==> flow/design.v (excerpt) <==
module main(
    input clk,
    input rst,
    input btnl,
	 input btnd,
	 input btnr,
	 input btnp,
	 input [3:0] speed,
    output [7:0] led,
	 output [6:0] seg,
	 output [3:0] an
    );
localparam DB_BITS  = 10;    
localparam DIV_MAX  = 2999;  
localparam DIV_BITS = 12;
localparam SEG_BITS = 10;    
wire [3:0] bebida;
wire [3:0] total;
wire [3:0] cambio;
reg [3:0] display;
wire reset_wire; 
wire reset_contador_wire;
wire cobrar_wire;
wire cancel_wire; 
wire hundred_wire; 
wire five_hundred_wire;
wire [2:0] c_type;
wire [2:0] c_type_saved;
wire t_expired;
wire [2:0] ing_type;
wire [1:0] t_value;
wire on_temp;
wire start_timer;
wire ok;
assign led[1:0] = 2'b00;
Debouncer #(.CNT_BITS(DB_BITS)) coffee(
	.clk(clk),
	.rst(rst),
	.signal(speed[0]),
	.signal_state(bebida[0])
);
Debouncer #(.CNT_BITS(DB_BITS)) coffee_milk(
	.clk(clk),
	.rst(rst),
	.signal(speed[1]),
	.signal_state(bebida[1])
);
Debouncer #(.CNT_BITS(DB_BITS)) cappuc(
	.clk(clk),
	.rst(rst),
	.signal(speed[2]),
	.signal_state(bebida[2])
);
Debouncer #(.CNT_BITS(DB_BITS)) mocca(
	.clk(clk),
	.rst(rst),
	.signal(speed[3]),
	.signal_state(bebida[3])
);
Debouncer #(.CNT_BITS(DB_BITS)) cancel(
		.clk(clk),
	.rst(rst),
		.signal(btnd),
		.signal_state(cancel_wire)
);
Debouncer #(.CNT_BITS(DB_BITS)) reset(
		.clk(clk),
	.rst(rst),
		.signal(btnp),
		.signal_state(reset_wire)
);
Debouncer #(.CNT_BITS(DB_BITS)) hundred_coin(
		.clk(clk),
	.rst(rst),
		.signal(btnl),
		.signal_up(hundred_wire)
);
  ...
==> flow/config.mk <==
export PLATFORM = sky130hd
export DESIGN_NAME = main
export DESIGN_NICKNAME = main
export VERILOG_FILES = /design/flow/design.v
export SDC_FILE = /design/flow/constraint.sdc
export NUM_CORES = 4
export LEC_CHECK = 0
export ABC_AREA = 0
export CAP_MARGIN = 30
export CELL_PAD_IN_SITES_GLOBAL_PLACEMENT = 0
export CORE_ASPECT_RATIO = 0.55
export CORE_MARGIN = 5
export CORE_UTILIZATION = 41
export CTS_CLUSTER_SIZE = 26
export GPL_TIMING_DRIVEN = 0
export HOLD_SLACK_MARGIN = 0.22
export MAX_ROUTING_LAYER = met4
export MIN_ROUTING_LAYER = met2
export PLACE_DENSITY_LB_ADDON = 0.19
export SETUP_SLACK_MARGIN = 0.24
export SLEW_MARGIN = 0
==> flow/constraint.sdc <==
create_clock -name core_clock -period 2.79 [get_ports {clk}]
set_input_delay 0.5580 -clock core_clock [delete_from_list [all_inputs] [get_ports {clk}]]
set_output_delay 0.5580 -clock core_clock [all_outputs]
set_load 0.01 [all_outputs]
run.sh (not shown) runs the stock make flow with config.mk's settings and CLKGATE_MAP_FILE=.
Rerun with:
- CORE_MARGIN: 5 -> 2
- SETUP_SLACK_MARGIN: 0.24 -> unset
- clock period: 2.79 -> 5.55 ns (I/O delays scaled with it)
The changed run ran to the end with no violations.
Via count stays flat.
Worst setup slack gains 2200 ps.
Hold slack loses 6.7 ps.
Clock power fell by about 50%.
Non-clock buffer count stays the same.
Routed wire length fell by 0.78%.
Rerun with:
- ABC_AREA: 0 -> unset
- CAP_MARGIN: 30 -> 20
- CELL_PAD_IN_SITES_GLOBAL_PLACEMENT: 0 -> unset
- CORE_ASPECT_RATIO: 0.55 -> unset
- CORE_UTILIZATION: 41 -> 40
- CTS_CLUSTER_SIZE: 26 -> unset
- GPL_TIMING_DRIVEN: 0 -> unset
- HOLD_SLACK_MARGIN: 0.22 -> unset
- MAX_ROUTING_LAYER: met4 -> unset
- MIN_ROUTING_LAYER: met2 -> unset
- PLACE_DENSITY_LB_ADDON: 0.19 -> unset
- SLEW_MARGIN: 0 -> 20
- clock period: 5.55 -> 4.05 ns (I/O delays scaled with it)
Outcome: Global-route usage came out lower by 11 points. Power grows by about 40%. Combinational power goes up by about 18%. Die area climbs by 2.2%. Design area is about the same. Count of clock-buffer cells in the layout rose by 7. Final cell count shrinks by about 2.4%. Setup slack gets worse by 1100 ps. Non-clock buffer count goes down by 26. Register-to-register slack loses 1400 ps. Utilization fell by 1.0 points.

---

willow:
main again, from the RTL that the note above started with.
clock: 2.25 ns
lec_check: 0
abc_area: 0
cap_margin: 30
cell_pad_in_sites_global_placement: 0
core_aspect_ratio: 1.15
core_margin: 2
core_utilization: 72
cts_cluster_diameter: 183
cts_cluster_size: 14
max_routing_layer: met4
place_density_lb_addon: 0.04
setup_slack_margin: 0.17
slew_margin: 40
| willow | all stages done | FAIL | negative setup slack |
The inputs of fjord differ from those of willow as listed below.
# willow
export LEC_CHECK = 0
export ABC_AREA = 0
export CAP_MARGIN = 30
export CELL_PAD_IN_SITES_GLOBAL_PLACEMENT = 0
export CORE_ASPECT_RATIO = 1.15
export CORE_MARGIN = 2
export CORE_UTILIZATION = 72
export CTS_CLUSTER_DIAMETER = 183
export CTS_CLUSTER_SIZE = 14
export MAX_ROUTING_LAYER = met4
export PLACE_DENSITY_LB_ADDON = 0.04
export SETUP_SLACK_MARGIN = 0.17
export SLEW_MARGIN = 40
create_clock -name core_clock -period 2.25 [get_ports {clk}]
# fjord
export LEC_CHECK = 0
export ABC_AREA = 0
export CAP_MARGIN = 30
export CELL_PAD_IN_SITES_GLOBAL_PLACEMENT = 0
export CORE_ASPECT_RATIO = 0.55
export CORE_MARGIN = 2
export CORE_UTILIZATION = 58
export CTS_CLUSTER_SIZE = 15
export MAX_ROUTING_LAYER = met4
export SLEW_MARGIN = 0
create_clock -name core_clock -period 2.36 [get_ports {clk}]
--- outcome ---
Compared fjord vs willow, and number of standard cells in the final layout excluding fillers is up in fjord.
Max layout buffer count excluding clock buffers across fjord and willow: willow
The combinational gate area of fjord falls short of that of willow by 110 um^2.
Number of well-tap cells placed (fjord vs. willow) increases by more than 10%
fjord completed; timing, DRC and antenna clean
Summary — routed metal-1 wire length, fjord relative to willow: higher, by 17%.
fjord vs. willow: final standard cell utilization of the core shows a reduction of 17 points, total cell area at the placement stage shows an increase of about 0.8%.
Taking willow as the reference, in fjord internal power of the cells went down 1.7%; register-to-register slack went up.

---

## rev 12
Starting RTL as in the previous note.
Design main, start of the top module:
module main(
    input clk,
    input rst,
    input btnl,
	 input btnd,
	 input btnr,
	 input btnp,
	 input [3:0] speed,
    output [7:0] led,
	 output [6:0] seg,
	 output [3:0] an
    );
make LEC_CHECK=0 ABC_AREA=1 CAP_MARGIN=20 CELL_PAD_IN_SITES_DETAIL_PLACEMENT=0 CELL_PAD_IN_SITES_GLOBAL_PLACEMENT=3 CORE_MARGIN=6 CORE_UTILIZATION=42 GPL_TIMING_DRIVEN=1 MIN_ROUTING_LAYER=met1 PLACE_DENSITY_LB_ADDON=0.08 SETUP_SLACK_MARGIN=0.25 SLEW_MARGIN=0 TNS_END_PERCENT=50 finish   # period 6.71 ns
Rev 12 | ERROR | global placement without I/O (3_1_place_gp_skip_io)
Input changes introduced in rev 13 (baseline for comparison: rev 12):
Settings: a change of CELL_PAD_IN_SITES_DETAIL_PLACEMENT from 0 to 1; an added CORE_ASPECT_RATIO of 0.51; a deleted ABC_AREA that had been 1; a deleted MIN_ROUTING_LAYER that had been met1; a deleted CELL_PAD_IN_SITES_GLOBAL_PLACEMENT that had been 3; a change of CORE_MARGIN from 6 to 5; a deleted PLACE_DENSITY_LB_ADDON that had been 0.08; a deleted GPL_TIMING_DRIVEN that had been 1; a deleted SETUP_SLACK_MARGIN that had been 0.25; a change of CORE_UTILIZATION from 42 to 40; a change of SLEW_MARGIN from 0 to 20; a deleted TNS_END_PERCENT that had been 50; a change of the clock period (ns, I/O delays scaled along) from 6.71 to 10.0.
==> comparison <==
Starting density of the core delta for rev 13 relative to rev 12: 2.9 points lower. Re area fraction in xor and xnor cells: rev 13 is 8.2 points up on rev 12. Comparing rev 13 with rev 12, the post-synth tally of flip-flops with integrated enable came out essentially unchanged. Rev 13 completed every stage of the flow, and the final layout passed the timing, design-rule and antenna checks. In rev 13, the area of the placeable core came out about 3.7% above the value in rev 12. Against rev 12, synthesis area per yosys in rev 13 fell by a few percent. Relative to rev 12, sequential area share after synthesis has gone up in rev 13.

---

Setup of v3:
main again, from the RTL that the note above started with.
Settings: LEC_CHECK=0, CAP_MARGIN=20, CELL_PAD_IN_SITES_DETAIL_PLACEMENT=1, CORE_ASPECT_RATIO=0.51, CORE_MARGIN=6, CORE_UTILIZATION=40, CTS_CLUSTER_SIZE=82, SLEW_MARGIN=20, TNS_END_PERCENT=40; clock period 10.0 ns.
Having completed the whole flow, v3 delivered a layout that passed the timing, design-rule and antenna checks.
Relative to v3, the following input files were edited for v40:
# v3
export LEC_CHECK = 0
export CAP_MARGIN = 20
export CELL_PAD_IN_SITES_DETAIL_PLACEMENT = 1
export CORE_ASPECT_RATIO = 0.51
export CORE_MARGIN = 6
export CORE_UTILIZATION = 40
export CTS_CLUSTER_SIZE = 82
export SLEW_MARGIN = 20
export TNS_END_PERCENT = 40
create_clock -name core_clock -period 10.0 [get_ports {clk}]
# v40
export LEC_CHECK = 0
export CAP_MARGIN = 20
export CORE_MARGIN = 2
export CORE_UTILIZATION = 40
export SLEW_MARGIN = 20
create_clock -name core_clock -period 3.49 [get_ports {clk}]
### Flow results
As far as cell count is concerned, v3 and v40 perform about the same. v40 vs v3: number of cells on the critical path down. All-layer global routing usage | v40 below v3. v40 has less setup slack than v3. Re fraction of power consumed by the clock network: v3 and v40 aren't equal, and the higher value belongs to v3. Lower area growth from synthesis to final layout was reported by v40, not v3.
Setup changes, v40 to v44
# v40
export LEC_CHECK = 0
export CAP_MARGIN = 20
export CORE_MARGIN = 2
export CORE_UTILIZATION = 40
export SLEW_MARGIN = 20
create_clock -name core_clock -period 3.49 [get_ports {clk}]
# v44
export LEC_CHECK = 0
export CAP_MARGIN = 20
export CORE_MARGIN = 2
export CORE_UTILIZATION = 72
export CTS_CLUSTER_DIAMETER = 356
export CTS_CLUSTER_SIZE = 14
export PLACE_DENSITY_LB_ADDON = 0.06
export SETUP_SLACK_MARGIN = 0.28
export SLEW_MARGIN = 20
create_clock -name core_clock -period 2.27 [get_ports {clk}]
Notes after the runs:
Clock share of power delta for v44 relative to v40: 6.8 points lower. v44 vs. v40: die area shrank by 0.0098 mm2, clock period minus worst slack shrank by 0.24 ns, total non-filler cell area in the finished layout grew by 0.81%. Diff v40..v44 | I/O pin count | unchanged. v44 vs v40 — clock-buffer cell count dropped 11. Between v40 and v44, the sequential share of layout area does not differ in any meaningful way. v44 -> stages 100% | layout checks FAIL | negative setup slack.
Input changes introduced in v25 (baseline for comparison: v44):
# v44
export LEC_CHECK = 0
export CAP_MARGIN = 20
export CORE_MARGIN = 2
export CORE_UTILIZATION = 72
export CTS_CLUSTER_DIAMETER = 356
export CTS_CLUSTER_SIZE = 14
export PLACE_DENSITY_LB_ADDON = 0.06
export SETUP_SLACK_MARGIN = 0.28
export SLEW_MARGIN = 20
create_clock -name core_clock -period 2.27 [get_ports {clk}]
# v25
export LEC_CHECK = 0
export CAP_MARGIN = 20
export CORE_MARGIN = 2
export CORE_UTILIZATION = 72
export CTS_CLUSTER_DIAMETER = 210
export CTS_CLUSTER_SIZE = 14
export HOLD_SLACK_MARGIN = 0.29
export PLACE_DENSITY_LB_ADDON = 0.27
export SETUP_SLACK_MARGIN = 0.4
export SLEW_MARGIN = 20
create_clock -name core_clock -period 2.34 [get_ports {clk}]
==> results <==
The flow did not stop early for v25: all stages ran, and the layout cleared the timing, design-rule and antenna checks. Looking at first-iteration DRC count, v25 sits 51 higher than v44 does. Sort v44 and v25 by combined area of the multi-input logic cells asc -> top: v44. In v25, the area growth from synthesis to layout came out 0.46 points below the value in v44. v25 vs v44: post-layout instance area down. Side by side, internal power contribution turned out lower in v25 than in v44.
Power is estimated from default activity; no workload was simulated.
